==> job 7222: inputs <==
==> flow/design.v (excerpt) <==
module router_top (
    input clock,
    input resetn,
    input packet_valid,
    input [7:0] data_in,
    input read_enb_0, read_enb_1, read_enb_2,
    output [7:0] data_out_0, data_out_1, data_out_2,
    output vld_out_0, vld_out_1, vld_out_2,
    output err,
    output busy
);
Settings: LEC_CHECK=0, CAP_MARGIN=20, CELL_PAD_IN_SITES_GLOBAL_PLACEMENT=0, CORE_MARGIN=2, CORE_UTILIZATION=72, CTS_CLUSTER_DIAMETER=31, CTS_CLUSTER_SIZE=44, GPL_TIMING_DRIVEN=1, MIN_ROUTING_LAYER=met1, PLACE_DENSITY_LB_ADDON=0.01, SETUP_SLACK_MARGIN=0.61, SLEW_MARGIN=20, TNS_END_PERCENT=95; clock period 2.68 ns.
run.sh (not shown) runs the stock make flow with config.mk's settings and CLKGATE_MAP_FILE=.
==> job 966: changes against job 7222 <==
CORE_UTILIZATION = 70   (was 72)
CTS_CLUSTER_DIAMETER = 34   (was 31)
PLACE_DENSITY_LB_ADDON = unset   (was 0.01)
SETUP_SLACK_MARGIN = 0.78   (was 0.61)
==> flow/constraint.sdc (replaced) <==
create_clock -name core_clock -period 2.75 [get_ports {clock}]
set_input_delay 0.5500 -clock core_clock [delete_from_list [all_inputs] [get_ports {clock}]]
set_output_delay 0.5500 -clock core_clock [all_outputs]
set_load 0.01 [all_outputs]
==> job 8596: changes against job 7222 <==
ABC_AREA = 1   (was unset)
CELL_PAD_IN_SITES_GLOBAL_PLACEMENT = unset   (was 0)
CTS_CLUSTER_DIAMETER = unset   (was 31)
CTS_CLUSTER_SIZE = 96   (was 44)
GPL_TIMING_DRIVEN = unset   (was 1)
MIN_ROUTING_LAYER = unset   (was met1)
PLACE_DENSITY_LB_ADDON = unset   (was 0.01)
SETUP_SLACK_MARGIN = unset   (was 0.61)
TNS_END_PERCENT = unset   (was 95)
==> flow/constraint.sdc (replaced) <==
create_clock -name core_clock -period 1.98 [get_ports {clock}]
set_input_delay 0.3960 -clock core_clock [delete_from_list [all_inputs] [get_ports {clock}]]
set_output_delay 0.3960 -clock core_clock [all_outputs]
set_load 0.01 [all_outputs]
==> comparison table <==
Setup violators final: job 8596 499; job 966 -; job 7222 458
Fin nets: job 8596 2,307; job 966 -; job 7222 1,590
Met3 wire length: job 8596 8281 um; job 966 -; job 7222 16,470 um
Number of clock buffer instances in the layout: job 8596 74; job 966 -; job 7222 112
Minimum setup slack among reg-to-reg paths: job 8596 -390 ps; job 966 -; job 7222 -1430 ps
Critical path class: job 8596 flop to flop; job 966 -; job 7222 flop to flop
Endpoint arrival time on the critical path: job 8596 2870 ps; job 966 -; job 7222 4620 ps
Iter 0 DRT Violations: job 8596 2,991; job 966 -; job 7222 4,717
Total number of vias: job 8596 17,920; job 966 -; job 7222 16,880
Critical path launch point type: job 8596 flop; job 966 -; job 7222 flop
Cell with the largest stage delay on the worst path: job 8596 sky130_fd_sc_hd__fa_2; job 966 -; job 7222 sky130_fd_sc_hd__nor4_4
Status: job 8596 complete, but fails checks; job 966 did not finish; job 7222 complete, but fails checks
Failing step: job 8596 -; job 966 5_1_grt; job 7222 -
Violated checks: job 8596 setup timing; job 966 -; job 7222 setup timing
Setup crit end: job 8596 FIFO1.count[4]; job 966 -; job 7222 FIFO2.count[4]
Post-route worst hold slack: job 8596 464.5 ps; job 966 -; job 7222 450.8 ps
Total of cells resized after clock tree synthesis: job 8596 30; job 966 132; job 7222 59
Detailed placer's ending HPWL: job 8596 34,720 um; job 966 27,590 um; job 7222 27,800 um
Final estimated routing congestion in global placement: job 8596 0.9097; job 966 0.7943; job 7222 0.8551
Cell Int Power: job 8596 26.04 mW; job 966 -; job 7222 18.96 mW
Slew at the pin closest to its max-slew limit: job 8596 650.6 ps; job 966 -; job 7222 1068 ps
Distinct lib cells: job 8596 45; job 966 54; job 7222 54
Top sig layer: job 8596 met4; job 966 -; job 7222 met5
Number of instances in the synthesized netlist: job 8596 2,008; job 966 1,322; job 7222 1,322
Proportion of cell area occupied by registers: job 8596 0.5239; job 966 -; job 7222 0.5380
Chip area estimate from yosys synthesis: job 8596 0.02228 sq mm; job 966 0.02130 sq mm; job 7222 0.02130 sq mm
Number of remaining DRC errors: job 8596 0; job 966 -; job 7222 0
Min setup slack post-route: job 8596 -392.7 ps; job 966 -; job 7222 -1433 ps
Relative slew margins: job 8596 0.5658; job 966 -; job 7222 0.2880


==> run a: inputs <==
Starting RTL as in the previous note.
Design router_top, start of the top module:
module router_top (
    input clock,
    input resetn,
    input packet_valid,
    input [7:0] data_in,
    input read_enb_0, read_enb_1, read_enb_2,
    output [7:0] data_out_0, data_out_1, data_out_2,
    output vld_out_0, vld_out_1, vld_out_2,
    output err,
    output busy
);
clock: 5.61 ns
lec_check: 0
abc_area: 1
cap_margin: 20
core_aspect_ratio: 0.57
core_margin: 3
core_utilization: 28
cts_cluster_size: 11
gpl_routability_driven: 0
min_routing_layer: met1
place_density: 0.59
setup_slack_margin: 1.15
slew_margin: 20
==> run b: changes against run a <==
- ABC_AREA: 1 -> unset
- CORE_ASPECT_RATIO: 0.57 -> unset
- CORE_MARGIN: 3 -> 2
- CORE_UTILIZATION: 28 -> 40
- CTS_CLUSTER_SIZE: 11 -> unset
- GPL_ROUTABILITY_DRIVEN: 0 -> unset
- MIN_ROUTING_LAYER: met1 -> unset
- PLACE_DENSITY: 0.59 -> unset
- SETUP_SLACK_MARGIN: 1.15 -> unset
==> flow/constraint.sdc (replaced) <==
create_clock -name core_clock -period 2.15 [get_ports {clock}]
set_input_delay 0.4300 -clock core_clock [delete_from_list [all_inputs] [get_ports {clock}]]
set_output_delay 0.4300 -clock core_clock [all_outputs]
set_load 0.01 [all_outputs]
==> run c: changes against run a <==
- ABC_AREA: 1 -> unset
- CORE_ASPECT_RATIO: 0.57 -> unset
- CORE_MARGIN: 3 -> 2
- CORE_UTILIZATION: 28 -> 65
- CTS_CLUSTER_DIAMETER: unset -> 338
- CTS_CLUSTER_SIZE: 11 -> unset
- GPL_ROUTABILITY_DRIVEN: 0 -> unset
- MIN_ROUTING_LAYER: met1 -> unset
- PLACE_DENSITY: 0.59 -> unset
- SETUP_SLACK_MARGIN: 1.15 -> -0.32
- TNS_END_PERCENT: unset -> 5
==> flow/constraint.sdc (replaced) <==
create_clock -name core_clock -period 4.71 [get_ports {clock}]
set_input_delay 0.9420 -clock core_clock [delete_from_list [all_inputs] [get_ports {clock}]]
set_output_delay 0.9420 -clock core_clock [all_outputs]
set_load 0.01 [all_outputs]
==> qor summary <==
	run a	run c	run b
Part of the total power dissipated in combinational logic	0.289	0.158	0.215
Grt met2 use	0.1817	0.4132	0.2764
Run status	complete, no violations	complete, no violations	complete, but fails checks
Violated checks	-	-	negative setup slack
Count of plain and timing-repair buffers in the layout	57	71	242
Endpoint of the worst register-to-register path	FIFO1.count[4]	FIFO1.count[4]	FIFO0.count[4]
Row count	77	66	84
Total placed cells including tap cells	3047	1768	2158
Critical path origin	read_enb_0	read_enb_2	FIFO0.count[3]
Levels on crit path	12	11	11
Post-synthesis instance total	2008	1322	1322
Non-clock buffer share of cell area	0.02094	0.02704	0.08719
Basic-gate share of the synthesized area counting and, or, nand and nor cells	0.09709	0.07520	0.07520
Power attributed to the clock group	3.35 mW	4.22 mW	9.23 mW


==> v38: inputs <==
==> flow/design.v <==
module router_top (
    input clock,
    input resetn,
    input packet_valid,
    input [7:0] data_in,
    input read_enb_0, read_enb_1, read_enb_2,
    output [7:0] data_out_0, data_out_1, data_out_2,
    output vld_out_0, vld_out_1, vld_out_2,
    output err,
    output busy
);
    wire [7:0] dout;
    wire [2:0] write_enb;
    wire [2:0] soft_reset;
    wire write_enb_reg;
    wire [2:0] read_enb;
    wire [2:0] empty;
    wire [2:0] full;
    wire lfd_state;
    wire detect_add;
    wire ld_state;
    wire laf_state;
    wire full_state;
    wire fifo_full;
    wire rst_int_reg;
    wire parity_done;
    wire low_packet_valid;
    assign read_enb = {read_enb_2, read_enb_1, read_enb_0};
    router_fsm FSM (.clock(clock), .resetn(resetn), .packet_valid(packet_valid), .data_in(data_in), .parity_done(parity_done), .soft_reset_0(soft_reset[0]), .soft_reset_1(soft_reset[1]), .soft_reset_2(soft_reset[2]), .fifo_full(fifo_full), .low_packet_valid(low_packet_valid), .fifo_empty_0(empty[0]), .fifo_empty_1(empty[1]), .fifo_empty_2(empty[2]), .detect_add(detect_add), .ld_state(ld_state), .laf_state(laf_state), .lfd_state(lfd_state), .full_state(full_state), .write_enb_reg(write_enb_reg), .rst_int_reg(rst_int_reg), .busy(busy));
    router_register REG (.clock(clock), .resetn(resetn), .packet_valid(packet_valid), .data_in(data_in), .fifo_full(fifo_full), .detect_add(detect_add), .ld_state(ld_state), .laf_state(laf_state), .full_state(full_state), .lfd_state(lfd_state), .rst_int_reg(rst_int_reg), .err(err), .parity_done(parity_done), .low_packet_valid(low_packet_valid), .dout(dout));
    router_sync SYNC (.clock(clock), .resetn(resetn), .data_in(data_in), .detect_add(detect_add), .write_enb_reg(write_enb_reg), .read_enb_0(read_enb_0), .read_enb_1(read_enb_1), .read_enb_2(read_enb_2), .write_enb(write_enb), .fifo_full(fifo_full), .full_0(full[0]), .full_1(full[1]), .full_2(full[2]), .empty_0(empty[0]), .empty_1(empty[1]), .empty_2(empty[2]), .soft_reset_0(soft_reset[0]), .soft_reset_1(soft_reset[1]), .soft_reset_2(soft_reset[2]), .vld_out_0(vld_out_0), .vld_out_1(vld_out_1), .vld_out_2(vld_out_2));
    router_fifo FIFO0 (.clock(clock), .resetn(resetn), .soft_reset(soft_reset[0]), .write_enb(write_enb[0]), .read_enb(read_enb[0]), .data_in({lfd_state, dout}), .lfd_state(lfd_state), .full(full[0]), .empty(empty[0]), .data_out(data_out_0));
    router_fifo FIFO1 (.clock(clock), .resetn(resetn), .soft_reset(soft_reset[1]), .write_enb(write_enb[1]), .read_enb(read_enb[1]), .data_in({lfd_state, dout}), .lfd_state(lfd_state), .full(full[1]), .empty(empty[1]), .data_out(data_out_1));
    router_fifo FIFO2 (.clock(clock), .resetn(resetn), .soft_reset(soft_reset[2]), .write_enb(write_enb[2]), .read_enb(read_enb[2]), .data_in({lfd_state, dout}), .lfd_state(lfd_state), .full(full[2]), .empty(empty[2]), .data_out(data_out_2));
endmodule
module router_fsm (
    input clock, resetn,
    input packet_valid,
    input [7:0] data_in,
    input fifo_full, fifo_empty_0, fifo_empty_1, fifo_empty_2,
    input soft_reset_0, soft_reset_1, soft_reset_2,
    input parity_done, low_packet_valid,
    output reg detect_add, ld_state, laf_state, lfd_state, full_state,
    output reg write_enb_reg, rst_int_reg, busy
);
    parameter DECODE_ADDRESS = 3'b000,
              LOAD_FIRST_DATA = 3'b001,
              LOAD_DATA = 3'b010,
              LOAD_PARITY = 3'b011,
              FIFO_FULL_STATE = 3'b100,
              LOAD_AFTER_FULL = 3'b101,
              DECODE_ADDRESS_WAIT = 3'b110,
              CHECK_PARITY_ERROR = 3'b111;
    reg [2:0] state, next_state;
    reg [1:0] addr;
    always @(posedge clock) begin
        if (~resetn)
            state <= DECODE_ADDRESS;
        else if ((soft_reset_0 && addr == 2'b00) ||
                 (soft_reset_1 && addr == 2'b01) ||
                 (soft_reset_2 && addr == 2'b10))
            state <= DECODE_ADDRESS;
        else
            state <= next_state;
    end
    always @(posedge clock) begin
        if (~resetn)
            addr <= 2'b00;
        else if (detect_add)
            addr <= data_in[1:0];
    end
    always @(*) begin
        next_state = state;
        case (state)
            DECODE_ADDRESS: begin
                if ((packet_valid && (data_in[1:0] == 2'b00) && fifo_empty_0) ||
                    (packet_valid && (data_in[1:0] == 2'b01) && fifo_empty_1) ||
                    (packet_valid && (data_in[1:0] == 2'b10) && fifo_empty_2))
                    next_state = LOAD_FIRST_DATA;
                else if ((packet_valid && (data_in[1:0] == 2'b00) && ~fifo_empty_0) ||
                         (packet_valid && (data_in[1:0] == 2'b01) && ~fifo_empty_1) ||
                         (packet_valid && (data_in[1:0] == 2'b10) && ~fifo_empty_2))
                    next_state = DECODE_ADDRESS_WAIT;
            end
            DECODE_ADDRESS_WAIT: begin
                if ((addr == 2'b00 && fifo_empty_0) ||
                    (addr == 2'b01 && fifo_empty_1) ||
                    (addr == 2'b10 && fifo_empty_2))
                    next_state = LOAD_FIRST_DATA;
            end
            LOAD_FIRST_DATA: begin
                if (fifo_full)
                    next_state = FIFO_FULL_STATE;
                else
                    next_state = LOAD_DATA;
            end
            LOAD_DATA: begin
                if (fifo_full)
                    next_state = FIFO_FULL_STATE;
                else if (~packet_valid)
                    next_state = LOAD_PARITY;
            end
            LOAD_PARITY: begin
                next_state = CHECK_PARITY_ERROR;
            end
            FIFO_FULL_STATE: begin
                if (~fifo_full)
                    next_state = LOAD_AFTER_FULL;
            end
            LOAD_AFTER_FULL: begin
                if (~parity_done && low_packet_valid)
                    next_state = LOAD_PARITY;
                else if (~parity_done && ~low_packet_valid)
                    next_state = LOAD_DATA;
                else if (parity_done)
                    next_state = DECODE_ADDRESS;
            end
            CHECK_PARITY_ERROR: begin
                if (~fifo_full)
                    next_state = DECODE_ADDRESS;
                else
                    next_state = FIFO_FULL_STATE;
            end
        endcase
    end
    always @(*) begin
        detect_add = 0;
        ld_state = 0;
        laf_state = 0;
        lfd_state = 0;
        full_state = 0;
        write_enb_reg = 0;
        rst_int_reg = 0;
        busy = 0;
        case (state)
            DECODE_ADDRESS: begin
                detect_add = 1;
            end
            DECODE_ADDRESS_WAIT: begin
                detect_add = 1;
            end
            LOAD_FIRST_DATA: begin
                lfd_state = 1;
                busy = 1;
            end
            LOAD_DATA: begin
                ld_state = 1;
                write_enb_reg = 1;
                busy = 1;
            end
            LOAD_PARITY: begin
                busy = 1;
            end
            FIFO_FULL_STATE: begin
                full_state = 1;
                busy = 1;
            end
            LOAD_AFTER_FULL: begin
                laf_state = 1;
                busy = 1;
            end
            CHECK_PARITY_ERROR: begin
                rst_int_reg = 1;
                busy = 1;
            end
        endcase
    end
endmodule
module router_register (
    input clock, resetn, packet_valid,
    input [7:0] data_in,
    input fifo_full, detect_add, ld_state, laf_state, full_state, lfd_state, rst_int_reg,
    output reg err, parity_done, low_packet_valid,
    output reg [7:0] dout
);
    reg [7:0] hold_header_byte, fifo_full_header_byte, internal_parity, packet_parity_byte;
    reg [7:0] fifo_full_data_reg;  
    reg [5:0] count;  
    always @(posedge clock) begin
        if (~resetn)
            hold_header_byte <= 8'b0;
        else if (detect_add && packet_valid)
            hold_header_byte <= data_in;
    end
    always @(posedge clock) begin
        if (~resetn)
            fifo_full_header_byte <= 8'b0;
        else if (detect_add && packet_valid)
            fifo_full_header_byte <= data_in;
    end
    always @(posedge clock) begin
        if (~resetn)
            fifo_full_data_reg <= 8'b0;
        else if (ld_state && fifo_full)
            fifo_full_data_reg <= data_in;
    end
    always @(*) begin
        if (lfd_state)
            dout = hold_header_byte;
        else if (ld_state && ~fifo_full)
            dout = data_in;
        else if (ld_state && fifo_full)
            dout = fifo_full_data_reg;
        else if (laf_state)
            dout = fifo_full_header_byte;
        else
            dout = 8'b0;
    end
    always @(posedge clock) begin
        if (~resetn)
            internal_parity <= 8'b0;
        else if (detect_add)
            internal_parity <= 8'b0;
        else if (lfd_state && packet_valid)
            internal_parity <= internal_parity ^ hold_header_byte;
        else if (ld_state && packet_valid && ~full_state)
            internal_parity <= internal_parity ^ data_in;
    end
    always @(posedge clock) begin
        if (~resetn)
            packet_parity_byte <= 8'b0;
        else if (detect_add && packet_valid)
            packet_parity_byte <= 8'b0;
        else if ((ld_state && ~packet_valid) || (laf_state && ~packet_valid && ~parity_done))
            packet_parity_byte <= data_in;
    end
    always @(posedge clock) begin
        if (~resetn)
            count <= 6'b0;
        else if (detect_add)
            count <= data_in[7:2];  
        else if (ld_state && packet_valid)
            count <= count - 1;
    end
    always @(posedge clock) begin
        if (~resetn)
            low_packet_valid <= 0;
        else
            low_packet_valid <= ~packet_valid;
    end
    always @(posedge clock) begin
        if (~resetn)
            parity_done <= 0;
        else if (detect_add)
            parity_done <= 0;
        else if ((count == 0) && (ld_state || laf_state) && (~packet_valid))
            parity_done <= 1;
    end
    always @(posedge clock) begin
        if (~resetn)
            err <= 0;
        else if (rst_int_reg)
            err <= 0;
        else if (parity_done)
            err <= (internal_parity != packet_parity_byte);
    end
endmodule
module router_sync (
    input clock, resetn,
    input [7:0] data_in,
    input detect_add, write_enb_reg,
    input read_enb_0, read_enb_1, read_enb_2,
    input empty_0, empty_1, empty_2,
    input full_0, full_1, full_2,
    output reg [2:0] write_enb,
    output reg fifo_full,
    output reg vld_out_0, vld_out_1, vld_out_2,
    output reg soft_reset_0, soft_reset_1, soft_reset_2
);
    reg [1:0] internal_addr;
    reg [4:0] timer_0, timer_1, timer_2;  
    always @(posedge clock) begin
        if (~resetn)
            internal_addr <= 2'b0;
        else if (detect_add)
            internal_addr <= data_in[1:0];
    end
    always @(*) begin
        case (internal_addr)
            2'b00: write_enb = {2'b0, write_enb_reg};
            2'b01: write_enb = {1'b0, write_enb_reg, 1'b0};
            2'b10: write_enb = {write_enb_reg, 2'b0};
            default: write_enb = 3'b0;
        endcase
    end
    always @(*) begin
        case (internal_addr)
            2'b00: fifo_full = full_0;
            2'b01: fifo_full = full_1;
            2'b10: fifo_full = full_2;
            default: fifo_full = 0;
        endcase
    end
    always @(posedge clock) begin
        if (~resetn) begin
            vld_out_0 <= 0;
            timer_0 <= 0;
            soft_reset_0 <= 0;
        end else begin
            if (~empty_0)
                vld_out_0 <= 1;
            else
                vld_out_0 <= 0;
            if (vld_out_0 && ~read_enb_0)
                timer_0 <= timer_0 + 1;
            else
                timer_0 <= 0;
            if (timer_0 == 29) begin
                soft_reset_0 <= 1;
                vld_out_0 <= 0;
                timer_0 <= 0;
            end else
                soft_reset_0 <= 0;
        end
    end
    always @(posedge clock) begin
        if (~resetn) begin
            vld_out_1 <= 0;
            timer_1 <= 0;
            soft_reset_1 <= 0;
        end else begin
            if (~empty_1)
                vld_out_1 <= 1;
            else
                vld_out_1 <= 0;
            if (vld_out_1 && ~read_enb_1)
                timer_1 <= timer_1 + 1;
            else
                timer_1 <= 0;
            if (timer_1 == 29) begin
                soft_reset_1 <= 1;
                vld_out_1 <= 0;
                timer_1 <= 0;
            end else
                soft_reset_1 <= 0;
        end
    end
    always @(posedge clock) begin
        if (~resetn) begin
            vld_out_2 <= 0;
            timer_2 <= 0;
            soft_reset_2 <= 0;
        end else begin
            if (~empty_2)
                vld_out_2 <= 1;
            else
                vld_out_2 <= 0;
            if (vld_out_2 && ~read_enb_2)
                timer_2 <= timer_2 + 1;
            else
                timer_2 <= 0;
            if (timer_2 == 29) begin
                soft_reset_2 <= 1;
                vld_out_2 <= 0;
                timer_2 <= 0;
            end else
                soft_reset_2 <= 0;
        end
    end
endmodule
module router_fifo (
    input clock, resetn, soft_reset,
    input write_enb, read_enb, lfd_state,
    input [8:0] data_in,  
    output reg [7:0] data_out,  
    output reg full, empty
);
    reg [8:0] mem [15:0];  
    reg [3:0] wr_ptr, rd_ptr;  
    reg [4:0] count;  
    always @(posedge clock) begin
        if (~resetn || soft_reset)
            wr_ptr <= 0;
        else if (write_enb && ~full)
            wr_ptr <= wr_ptr + 1;
    end
    always @(posedge clock) begin
        if (~resetn || soft_reset)
            rd_ptr <= 0;
        else if (read_enb && ~empty)
            rd_ptr <= rd_ptr + 1;
    end
    always @(posedge clock) begin
        if (~resetn || soft_reset)
            count <= 0;
        else begin
            case ({write_enb & ~full, read_enb & ~empty})
                2'b10: count <= count + 1;
                2'b01: count <= count - 1;
                default: count <= count;
            endcase
        end
    end
    always @(*) begin
        full = (count == 16);
        empty = (count == 0);
    end
    always @(posedge clock) begin
        if (write_enb && ~full)
            mem[wr_ptr] <= data_in;
    end
    always @(posedge clock) begin
        if (~resetn)
            data_out <= 8'b0;
        else if (soft_reset)
            data_out <= 8'b0;
        else if (read_enb && ~empty)
            data_out <= mem[rd_ptr][7:0];
        else if (empty)
            data_out <= 8'b0;
    end
endmodule
==> flow/run.sh <==
#!/bin/bash
# the make line also repeats each setting of config.mk as NAME=value (left out here)
make -C /OpenROAD-flow-scripts/flow DESIGN_CONFIG=/design/flow/config.mk WORK_HOME=/design/flow/orfs CLKGATE_MAP_FILE= finish
==> flow/config.mk <==
export PLATFORM = sky130hd
export DESIGN_NAME = router_top
export DESIGN_NICKNAME = router_top
export VERILOG_FILES = /design/flow/design.v
export SDC_FILE = /design/flow/constraint.sdc
export NUM_CORES = 4
export LEC_CHECK = 0
export CAP_MARGIN = 0
export CELL_PAD_IN_SITES_GLOBAL_PLACEMENT = 0
export CORE_MARGIN = 8
export CORE_UTILIZATION = 40
export CTS_CLUSTER_DIAMETER = 312
export GPL_ROUTABILITY_DRIVEN = 0
export GPL_TIMING_DRIVEN = 0
export MAX_ROUTING_LAYER = met4
export SLEW_MARGIN = 20
==> flow/constraint.sdc <==
create_clock -name core_clock -period 5.49 [get_ports {clock}]
set_input_delay 1.0980 -clock core_clock [delete_from_list [all_inputs] [get_ports {clock}]]
set_output_delay 1.0980 -clock core_clock [all_outputs]
set_load 0.01 [all_outputs]
==> v15 (differences from v38) <==
Settings changed: CAP_MARGIN 0 to 20, CELL_PAD_IN_SITES_GLOBAL_PLACEMENT 0 to default, CORE_MARGIN 8 to 2, CORE_UTILIZATION 40 to 72, CTS_CLUSTER_DIAMETER 312 to default, GPL_ROUTABILITY_DRIVEN 0 to default, GPL_TIMING_DRIVEN 0 to default, MAX_ROUTING_LAYER met4 to default, SETUP_SLACK_MARGIN from default to -0.2.
==> flow/constraint.sdc (replaced) <==
create_clock -name core_clock -period 2.07 [get_ports {clock}]
set_input_delay 0.4140 -clock core_clock [delete_from_list [all_inputs] [get_ports {clock}]]
set_output_delay 0.4140 -clock core_clock [all_outputs]
set_load 0.01 [all_outputs]
==> results <==
| item | v38 | v15 |
|---|---|---|
| Status | complete, no violations | did not finish |
| Last stage reached | - | global routing (5_1_grt) |
| Total half-perimeter wirelength after legalization and detailed placement | 30.7 mm | 30.2 mm |
| Placed Cells incl. Taps | 2058 | 1850 |
| Worst-case setup slack after placement | 1610 ps | -573 ps |
| Area after DPL | 23000 um2 | 23700 um2 |
| Inserted Clock Buffers | 56 | 51 |
| Chip footprint | 60900 um2 | 31000 um2 |
| Width of the chip | 247 um | 176 um |
| Setup Fix Bufs, Post-CTS | 0 | 18 |
| Number of input and output port buffers inserted | 37 | 42 |
| Total number of placement rows | 84 | 62 |
| FP Core Util | 0.404 | 0.736 |
| Vertical die dimension | 247 um | 176 um |
| Resized cells post-CTS | 0 | 47 |
| Core Footprint | 52700 um2 | 28900 um2 |
Power is estimated from default activity; no workload was simulated.
